==> flow/design.v (excerpt) <==
module fpm(
    input [32:1] a,
    input [32:1] b,
    input clk,
    input rst,
    input in_valid,
    output  [32:1] c,
    output out_valid
    );
Size in the first run: about 13,000 cells after synthesis, roughly 5,000 flip-flops, ~100 I/O pins, roughly 150,000 µm² of cells after synthesis.
make LEC_CHECK=0 CAP_MARGIN=20 CORE_MARGIN=2 CORE_UTILIZATION=70 CTS_CLUSTER_DIAMETER=348 CTS_CLUSTER_SIZE=31 SLEW_MARGIN=20 finish   # period 3.28 ns
run.sh (not shown) runs the stock make flow with config.mk's settings and CLKGATE_MAP_FILE=.
The baseline finished but fails on negative setup slack.
Then changed:
CTS_CLUSTER_DIAMETER = not set   (was 348)
CTS_CLUSTER_SIZE = not set   (was 31)
clock period = 3.92 ns   (was 3.28 ns; I/O delays follow)
This time the run finished with timing, DRC and antenna clean.
Worst hold slack is worse by 0.022 ns.
Clock skew grows by 0.059 ns.
Sequential power is lower by 16%.
Via count went up by 3.4%.
Utilization grows by 5.2 points.
Design area came out higher by 7.0%.
Then changed:
CORE_UTILIZATION = 58   (was 70)
CTS_CLUSTER_DIAMETER = 209   (was not set)
SETUP_SLACK_MARGIN = -0.35   (was not set)
clock period = 3.69 ns   (was 3.92 ns; I/O delays follow)
Result: This time the run finished but fails on negative setup slack; cell count rose by a few percent; final area is about the same; routed wire length rises slightly; die area rose by about a fifth; sequential power goes up by a few percent; clock skew decreases by 0.035 ns.
Then changed:
CORE_UTILIZATION = 61   (was 58)
SETUP_SLACK_MARGIN = 0.9   (was -0.35)
clock period = 3.31 ns   (was 3.69 ns; I/O delays follow)
The changed run completed, yet does not pass: negative setup slack.
Final area barely changes.
Routed wire length is lower by about 0.37%.
Global-route usage increases by 0.93 points.
Setup slack degrades by 0.36 ns.
Power came out higher by 11%.
Die size decreases by 4.9%.
Sequential share of layout area barely changes.
Clock skew increases by 0.019 ns.
Synthesized cell count stays the same.
Then changed:
CORE_UTILIZATION = 35   (was 61)
CTS_CLUSTER_DIAMETER = not set   (was 209)
SETUP_SLACK_MARGIN = not set   (was 0.9)
clock period = 4.8 ns   (was 3.31 ns; I/O delays follow)
- With this change the flow completed without violations
- worst hold slack improves by 0.18 ns
- synthesized cell count stays the same
- wire length is lower by a few percent
- via count came out lower by a few percent
- power shrinks by a quarter to a third
- cell area rose slightly
- count of clock-buffer cells in the layout goes down by 3
- setup slack improves by 0.74 ns
- non-clock buffer count came out lower by 40
- die size is higher by well over a third
- critical path depth went down by 4

== the reference run ==
Starting RTL as in the previous note.
clock: 6.5 ns
lec_check: 0
cap_margin: 30
cell_pad_in_sites_global_placement: 3
core_aspect_ratio: 1.22
core_margin: 3
core_utilization: 28
cts_cluster_size: 94
max_routing_layer: met5
place_density: 0.82
setup_slack_margin: -0.26
slew_margin: 5
tns_end_percent: 80
> inputs changed (the reference run -> the trial run)
==> flow/config.mk <==
export PLATFORM = sky130hd
export DESIGN_NAME = fpm
export DESIGN_NICKNAME = fpm
export VERILOG_FILES = /design/flow/design.v
export SDC_FILE = /design/flow/constraint.sdc
export NUM_CORES = 4
export LEC_CHECK = 0
export CAP_MARGIN = 20
export CORE_MARGIN = 2
export CORE_UTILIZATION = 72
export CTS_CLUSTER_DIAMETER = 397
export SLEW_MARGIN = 20
==> flow/constraint.sdc <==
create_clock -name core_clock -period 3.07 [get_ports {clk}]
set_input_delay 0.6140 -clock core_clock [delete_from_list [all_inputs] [get_ports {clk}]]
set_output_delay 0.6140 -clock core_clock [all_outputs]
set_load 0.01 [all_outputs]
### Flow results
The trial run: post-place setup slack is 2.10 ns lower than what the reference run reported.
Of the trial run and the reference run, the run reporting the lower number of placed instances, taps included was the trial run.
The flow for the trial run finished, though final verification flagged negative setup slack.
The trial run gives more combinational gate area than the reference run did.
Path type of the worst min-delay path: input pin to flip-flop -> the trial run, flip-flop to flip-flop -> the reference run
Compared with the reference run, the trial run shows a lower site row count.
Sum of routed wire segments on met1 (the trial run over the reference run): decrease, about 10%
Power is estimated from default activity; no workload was simulated.
